// CONV
module  CONV(
	input				clk,
	input				rst_n,
	input 				mode,
	input       		in_valid,
	output reg			out_valid,
	output 		[13:0] 	AWADDR,
	output		 [7:0] 	AWLEN,
	output 				AWVALID,
	input 				AWREADY,
	output reg  [31:0]	WDATA,
	output 				WVALID,
	input 				WREADY,
	output 		[13:0] 	ARADDR,
	output 		 [7:0] 	ARLEN,
	output 				ARVALID,
	input 				ARREADY,
	input		[31:0] 	RDATA,
	input 				RVALID,
	output reg			RREADY
);
Size: about 160 flip-flops, about 24,000 um^2 of cells after synthesis.
make LEC_CHECK=0 ABC_AREA=0 CAP_MARGIN=15 CELL_PAD_IN_SITES_DETAIL_PLACEMENT=2 CORE_ASPECT_RATIO=0.52 CORE_MARGIN=2 CORE_UTILIZATION=26 CTS_CLUSTER_DIAMETER=99 GPL_ROUTABILITY_DRIVEN=1 HOLD_SLACK_MARGIN=0.07 MIN_ROUTING_LAYER=met2 PLACE_DENSITY_LB_ADDON=0.27 SETUP_SLACK_MARGIN=0.73 SLEW_MARGIN=20 finish   # period 12.4 ns
run.sh (not shown) runs the stock make flow with config.mk's settings and CLKGATE_MAP_FILE=.
The starting point finished with timing, DRC and antenna clean.
Change:
- ABC_AREA: 0 -> 1
- CELL_PAD_IN_SITES_DETAIL_PLACEMENT: 2 -> 1
- CTS_CLUSTER_DIAMETER: 99 -> 335
- HOLD_SLACK_MARGIN: 0.07 -> unset
- MAX_ROUTING_LAYER: unset -> met4
- PLACE_DENSITY_LB_ADDON: 0.27 -> 0.15
- SETUP_SLACK_MARGIN: 0.73 -> unset
- SLEW_MARGIN: 20 -> 25
- TNS_END_PERCENT: unset -> 45
Effect: The changed run completed with no timing, DRC or antenna violations; utilization goes up by 0.12 points; worst setup slack got worse by 0.66 ns; worst hold slack improved by 0.010 ns; wire length goes up by 19%; die size goes up by 2.6%; clock-buffer cell count goes up by 1; fmax goes down by 6.0%.

* * *

CONV again, from the RTL that the note above started with.
## CONV
module  CONV(
	input				clk,
	input				rst_n,
	input 				mode,
	input       		in_valid,
	output reg			out_valid,
	output 		[13:0] 	AWADDR,
	output		 [7:0] 	AWLEN,
	output 				AWVALID,
	input 				AWREADY,
	output reg  [31:0]	WDATA,
	output 				WVALID,
	input 				WREADY,
	output 		[13:0] 	ARADDR,
	output 		 [7:0] 	ARLEN,
	output 				ARVALID,
	input 				ARREADY,
	input		[31:0] 	RDATA,
	input 				RVALID,
	output reg			RREADY
);
localparam WEIGHT1 	= 20'hABC2E;
localparam WEIGHT2 	= 20'hB52E2;
localparam WEIGHT3 	= 20'hAF5C4;
localparam WEIGHT4 	= 20'hE5518;
localparam WEIGHT5 	= 20'h71650;
localparam WEIGHT6 	= 20'hA938B;
localparam WEIGHT7 	= 20'h5251F;
localparam WEIGHT8 	= 20'h7DFC0;
localparam WEIGHT9 	= 20'hEB885;
localparam BIAS 	= 16'h1310;
localparam IDLE 	= 4'd0;
localparam CONV_K1 	= 4'd1;
localparam CONV_K2 	= 4'd2;
localparam CONV_K3 	= 4'd3;
localparam CONV_K4 	= 4'd4;
localparam CONV_K5 	= 4'd5;
localparam CONV_K6 	= 4'd6;
localparam CONV_K7 	= 4'd7;
localparam CONV_K8 	= 4'd8;
localparam CONV_K9 	= 4'd9;
localparam RELU 	= 4'd10;
localparam MUL 		= 4'd11;
localparam READ 	= 4'd12;
localparam WRITE_L0 = 4'd13;
localparam POOL 	= 4'd14;
localparam WRITE_L1 = 4'd15;
reg  		 [3:0] 	state_r, state_w, state_tmp;
reg  		 [5:0]	cnt_x, cnt_y;
reg					mode_;
wire 			 	is_up, is_down, is_left, is_right;
wire 				skip_mul;
  ...
Settings: LEC_CHECK=0, ABC_AREA=1, CAP_MARGIN=20, CELL_PAD_IN_SITES_DETAIL_PLACEMENT=0, CORE_MARGIN=2, CORE_UTILIZATION=68, CTS_CLUSTER_DIAMETER=355, CTS_CLUSTER_SIZE=99, GPL_ROUTABILITY_DRIVEN=1, PLACE_DENSITY_LB_ADDON=0.29, SLEW_MARGIN=20, TNS_END_PERCENT=15; clock period 12.4 ns.
Next try:
- ABC_AREA: 1 -> 0
- CORE_UTILIZATION: 68 -> 40
- PLACE_DENSITY_LB_ADDON: 0.29 -> 0.3
Clock-buffer cell count decreases by 1.
Synthesized area decreases by 2.6%.
Setup slack is worse by 0.20 ns.
Cell area decreases by 0.89%.
Worst hold slack stays flat.
Core utilization decreases by 30 points.
Critical path depth is unchanged.
Register-to-register slack is worse by 0.46 ns.
Via count decreases by 16%.
Next try:
- CELL_PAD_IN_SITES_DETAIL_PLACEMENT: 0 -> 2
- CORE_UTILIZATION: 40 -> 26
- CTS_CLUSTER_DIAMETER: 355 -> 99
- CTS_CLUSTER_SIZE: 99 -> not set
- PLACE_DENSITY_LB_ADDON: 0.3 -> 0.27
- TNS_END_PERCENT: 15 -> not set
After rerunning: Clock-buffer cell count rose by 4; maximum frequency falls by about 3.7%; wire length came out higher by 22%; worst setup slack loses 0.37 ns; sequential share of layout area drops by 0.34 points; worst hold slack stays flat; core utilization shrinks by 15 points; via count climbs by about 3.4%; design area increases by about 2.3%; first-iteration DRC count drops by about 36%.
Next try:
- ABC_AREA: 0 -> 1
- CAP_MARGIN: 20 -> 15
- CELL_PAD_IN_SITES_DETAIL_PLACEMENT: 2 -> 1
- CORE_ASPECT_RATIO: not set -> 0.52
- CTS_CLUSTER_DIAMETER: 99 -> 335
- MAX_ROUTING_LAYER: not set -> met4
- MIN_ROUTING_LAYER: not set -> met1
- SETUP_SLACK_MARGIN: not set -> 0.73
Result: Core utilization hardly moves; clock skew came out higher by 0.030 ns; area after synthesis goes up by 2.7%; global-route usage increases by 2.3 points; setup slack gets worse by 0.065 ns; die size rose by 2.8%; first-iteration DRC count grows by 100%; cell area climbs by 2.8%; sequential share of layout area fell by 0.42 points; flip-flop count stays the same.

* * *

## maple
Starting RTL as in the previous note.
## CONV
module  CONV(
	input				clk,
	input				rst_n,
	input 				mode,
	input       		in_valid,
	output reg			out_valid,
	output 		[13:0] 	AWADDR,
	output		 [7:0] 	AWLEN,
	output 				AWVALID,
	input 				AWREADY,
	output reg  [31:0]	WDATA,
	output 				WVALID,
	input 				WREADY,
	output 		[13:0] 	ARADDR,
	output 		 [7:0] 	ARLEN,
	output 				ARVALID,
	input 				ARREADY,
	input		[31:0] 	RDATA,
	input 				RVALID,
	output reg			RREADY
);
export LEC_CHECK = 0
export ABC_AREA = 1
export CAP_MARGIN = 0
export CORE_MARGIN = 2
export CORE_UTILIZATION = 61
export CTS_CLUSTER_DIAMETER = 159
export CTS_CLUSTER_SIZE = 100
export HOLD_SLACK_MARGIN = 0.28
export PLACE_DENSITY = 0.83
export SETUP_SLACK_MARGIN = 0.06
export SLEW_MARGIN = 20
export TNS_END_PERCENT = 10
create_clock -name core_clock -period 8.0 [get_ports {clk}]
maple | status: complete | timing, DRC, antenna: pass
## Diff of input files: lagoon against maple
Settings: TNS_END_PERCENT: 10 -> unset; CTS_CLUSTER_SIZE: 100 -> unset; CTS_CLUSTER_DIAMETER: 159 -> unset; CORE_UTILIZATION: 61 -> 40; SETUP_SLACK_MARGIN: 0.06 -> unset; ABC_AREA: 1 -> unset; CAP_MARGIN: 0 -> 20; PLACE_DENSITY: 0.83 -> unset; HOLD_SLACK_MARGIN: 0.28 -> unset.
==> comparison <==
Clock-buffer cell count: lagoon < maple
lagoon: met1 usage in global routing lower than maple
| yosys cell count | lower: lagoon |
Compared with maple, in lagoon mux contribution to synthesized area increased by 1.4 points relative to the old numbers; combinational gate area grew by about 1.6%; time the final worst path needs with I/O delays and setup down 0.023 ns.
Summary of lagoon over maple: mean instance size in the synthesized netlist now sits higher, synthesized cell count saw a decrease, area fraction in and, or, nand and nor cells after synthesis lower.
[inputs] harbor vs lagoon
Settings: a change of CORE_UTILIZATION from 40 to 72; an added SETUP_SLACK_MARGIN of -0.51; a change of the clock period (ns, I/O delays scaled along) from 8.0 to 6.74.
Summary of lagoon and harbor: one run falls short of a clean finish, namely harbor. What the final checks of harbor revealed, after a flow that finished every stage, was a layout that fails on setup timing. The met3 layer usage reported by global route in harbor sits 7.8 points above the value recorded for lagoon. harbor ends up with a placer's final routability congestion estimate that is about 10% higher than in lagoon. Lower initial antenna violation count goes to lagoon over harbor.
Setup changes, harbor to pepper
Settings: putting PLACE_DENSITY_LB_ADDON at 0.07 where nothing was set; swapping -0.51 for 2.01 in SETUP_SLACK_MARGIN; swapping 72 for 71 in CORE_UTILIZATION.
### Flow results
Initial standard-cell utilization of the core in pepper vs harbor: down 0.54 points. Per the comparison of pepper with harbor, post-synthesis instance total now sits at about the same level, vertical die dimension picked up an extra 1.3 um, area after detailed placement now larger. In the summary table, pepper is marked failed, with error GRT-0232 raised in 5_1_grt.
Here is what was changed in the inputs of umber compared with pepper.
Settings: PLACE_DENSITY_LB_ADDON removed (was 0.07); SETUP_SLACK_MARGIN changed from 2.01 to -0.51; CTS_CLUSTER_SIZE newly set to 37.
Results
- Status umber: flow complete, layout not clean - setup timing
- umber -> pepper: post-synth tally of flip-flops with integrated enable delta 0, exact match
- Post-CTS setup buffer count sits lower in umber than in pepper.
- Final HPWL from detailed placement down about 1.4% in umber wrt pepper
> inputs changed (umber -> ember)
Settings: changing CORE_UTILIZATION from 71 to 68; removing SETUP_SLACK_MARGIN (formerly -0.51); removing CTS_CLUSTER_SIZE (formerly 37).
Buffering stage count on the worst path with inverters included (higher): ember
ember had finished all stages when the layout checks came back failing, citing setup timing.
There was hardly any difference in worst hold slack between umber and ember.
Between umber and ember, the flow reports number of gates resized after CTS increasing by more than half.
Arrival time at the worst endpoint was lower in the run labelled ember.

* * *

Setup of v2:
CONV again, from the RTL that the note above started with.
Settings: LEC_CHECK=0, ABC_AREA=0, CAP_MARGIN=40, CORE_MARGIN=2, CORE_UTILIZATION=72, CTS_CLUSTER_DIAMETER=372, CTS_CLUSTER_SIZE=95, PLACE_DENSITY=0.4, SLEW_MARGIN=20, TNS_END_PERCENT=10; clock period 5.17 ns.
| v2 | all stages done | FAIL | negative setup slack |
Here is what was changed in the inputs of v22 compared with v2.
# v2
export LEC_CHECK = 0
export ABC_AREA = 0
export CAP_MARGIN = 40
export CORE_MARGIN = 2
export CORE_UTILIZATION = 72
export CTS_CLUSTER_DIAMETER = 372
export CTS_CLUSTER_SIZE = 95
export PLACE_DENSITY = 0.4
export SLEW_MARGIN = 20
export TNS_END_PERCENT = 10
create_clock -name core_clock -period 5.17 [get_ports {clk}]
# v22
export LEC_CHECK = 0
export ABC_AREA = 1
export CAP_MARGIN = 40
export CORE_MARGIN = 2
export CORE_UTILIZATION = 72
export CTS_CLUSTER_DIAMETER = 372
export CTS_CLUSTER_SIZE = 95
export SLEW_MARGIN = 20
create_clock -name core_clock -period 5.17 [get_ports {clk}]
--- outcome ---
No final results exist for v22, since it was stopped by error GRT-0116 during global routing (5_1_grt).
Area inside the core boundary went up slightly going from v2 to v22.
v22 vs. v2: die span in y went up by 1.3%.
On v22: area of the synthesized netlist per yosys stat is about 2.7% higher than what v2 gave.
Compared with v2, v22 shows fraction of the yosys area taken by sequential cells lower by 0.44 points.
Here is what was changed in the inputs of v12 compared with v22.
# v22
export LEC_CHECK = 0
export ABC_AREA = 1
export CAP_MARGIN = 40
export CORE_MARGIN = 2
export CORE_UTILIZATION = 72
export CTS_CLUSTER_DIAMETER = 372
export CTS_CLUSTER_SIZE = 95
export SLEW_MARGIN = 20
create_clock -name core_clock -period 5.17 [get_ports {clk}]
# v12
export LEC_CHECK = 0
export CAP_MARGIN = 20
export CORE_MARGIN = 2
export CORE_UTILIZATION = 24
export SLEW_MARGIN = 20
create_clock -name core_clock -period 7.8 [get_ports {clk}]
- Synthesized cell count ends up lower on v12.
- Half-perimeter wire length after placement, v22 and v12, higher one = v22.
- In v12 relative to v22, global placement routability congestion had gone down by more than 10%.
- Core box area: v12 worse than v22
- Delta (v12 minus v22): sequential element share of the synthesized area +0.44 points, core utilization before placement shows a reduction of 49 points.
- In v12, yosys-reported design area after synthesis is lower than in v22.
- Number of placement rows: higher on v12
- v12 was carried through to the last stage, and its layout satisfied the timing, DRC and antenna checks.
- NOTE: summed instance area of the synthesized netlist in v12 falls short of that of v22

* * *

Starting RTL as in the previous note.
clock: 6.74 ns
lec_check: 0
abc_area: 1
cap_margin: 20
core_margin: 2
core_utilization: 72
place_density_lb_addon: 0.2
slew_margin: 20
The starting point did not get past global routing (5_1_grt).
Edit:
- ABC_AREA: 1 -> unset
- PLACE_DENSITY_LB_ADDON: 0.2 -> unset
- TNS_END_PERCENT: unset -> 10
- clock period: 6.74 -> 7.37 ns (I/O delays scaled with it)
=>
- With this change the flow completed, yet does not pass: negative setup slack
- synthesized cell count falls by about 16%
- area after synthesis went down by about 2.6%
- die area decreases by about 2.6%
Edit:
- PLACE_DENSITY: unset -> 0.66
- TNS_END_PERCENT: 10 -> unset
- clock period: 7.37 -> 7.69 ns (I/O delays scaled with it)
Effect: The new run reached the layout checks and failed them: negative setup slack. Core utilization falls by 3.2 points. Synthesized area is unchanged. Cell area came out lower by 3.7%.
Edit:
- CORE_UTILIZATION: 72 -> 40
- MAX_ROUTING_LAYER: unset -> met4
- PLACE_DENSITY: 0.66 -> unset
- clock period: 7.69 -> 4.31 ns (I/O delays scaled with it)
The changed run ran to the end with violations: negative setup slack.
Cell area came out higher by 11%.
Critical path depth rose by 5.
Routed wire length went down by 2.6%.

* * *

## v13
CONV again, from the RTL that the note above started with.
clock: 4.31 ns
lec_check: 0
cap_margin: 20
cell_pad_in_sites_detail_placement: 2
core_margin: 2
core_utilization: 71
hold_slack_margin: 0.25
max_routing_layer: met5
slew_margin: 25
tns_end_percent: 60
What ended v13 was a tool error in detailed placement (3_5_place_dp); the run never finished.
diff inputs: v13 => v10
Settings: SLEW_MARGIN: 25 -> 20; HOLD_SLACK_MARGIN: 0.25 -> unset; CELL_PAD_IN_SITES_DETAIL_PLACEMENT: 2 -> unset; TNS_END_PERCENT: 60 -> unset; MAX_ROUTING_LAYER: met5 -> unset; ABC_AREA: unset -> 1; CORE_UTILIZATION: 71 -> 72; the clock period (ns, I/O delays scaled along): 4.31 -> 9.54.
Notes after the runs:
v10 ran to completion and came out clean on the timing, DRC and antenna checks.
Cmp v10 and v13 / sequential-to-total area share from yosys stat / higher: v13
Mapped cell area: v10 > v13
Compared with v13, v10 shows vertical die dimension that has gone up slightly.
Looking only at portion of netlist area occupied by mux cells, and setting everything else aside, the higher value of v10 and v13 goes to v13.
Floorplan check, v10 vs v13: die outline larger in v10
Area share of fa/ha/maj cells after synthesis: higher on v13
> inputs changed (v10 -> v49)
Settings: setting PLACE_DENSITY to 0.65 for the first time; removing ABC_AREA (formerly 1); setting SETUP_SLACK_MARGIN to -0.4 for the first time; changing the clock period (ns, I/O delays scaled along) from 9.54 to 6.74.
[summary]
- STATUS run=v49 STAGES=ALL_DONE FINAL_CHECKS=FAILED CAUSE=negative setup slack
- v10: PASS, flow complete, no timing, DRC or antenna violations
- Re ratio of final minimum period to clock period: v49 is 28 points up on v10.
- In v49, the post-synthesis to final-layout area growth came out 14 points above the value in v10.
- Comparing detailed placer's ending HPWL for v10 and v49, the smaller number came from v49.
--- input diff v49..v56 ---
Settings: CTS_CLUSTER_SIZE newly set to 31; SETUP_SLACK_MARGIN removed (was -0.4); PLACE_DENSITY_LB_ADDON newly set to 0.11; CORE_UTILIZATION changed from 72 to 71; PLACE_DENSITY removed (was 0.65).
--- outcome ---
Tool error ODB-0269 stopped v56 during global routing (5_1_grt); no final results.
| CTS buffer count | v49 vs v56 | ≈ equal |
Instance area after placement across v56 and v49: no real change.
v56 vs v49, cell count after placement went down by 23.
Comparing the two runs side by side, v56 comes out ahead of v49 on estimated wirelength of the detail-placed design.
Width of the die sits higher in v56 than in v49.
Compared with v49, in v56 vertical die dimension now larger, post-place setup slack now larger.
#### Input delta (v9 over v56)
Settings: PLACE_DENSITY_LB_ADDON no longer set, was 0.11; CORE_UTILIZATION now 40, was 71; CTS_CLUSTER_SIZE no longer set, was 31; the clock period (ns, I/O delays scaled along) now 5.86, was 6.74.
[summary]
- In v9 the implementation completed, yet the final layout does not meet the checks, the culprit being negative setup slack.
- In the tables for v56 and v9, instance count after placement with tap cells included reads lower with v56.
- Relative to v56, the post-DP HPWL of v9 is higher by 3.8%.
- | vertical extent of the die | lower: v56 |
- [compare] base=v56 new=v9: placer's final routability congestion estimate went down, fraction of registers with async set or reset after synthesis barely changed.
- Going from v56 to v9, total die size grew by 0.027 mm², overall die width grew by about 33%.
### v9 -> v5
Settings: CORE_UTILIZATION: 40 -> 57; the clock period (ns, I/O delays scaled along): 5.86 -> 7.02.
Findings:
[flow] v5 | stages: complete | final checks: fail | reason: negative setup slack. The higher sequential share of layout area came out of v5. NOTE timing-limited maximum frequency v9->v5 increased slightly. Smallest setup slack after layout came out higher on v5 than on v9.
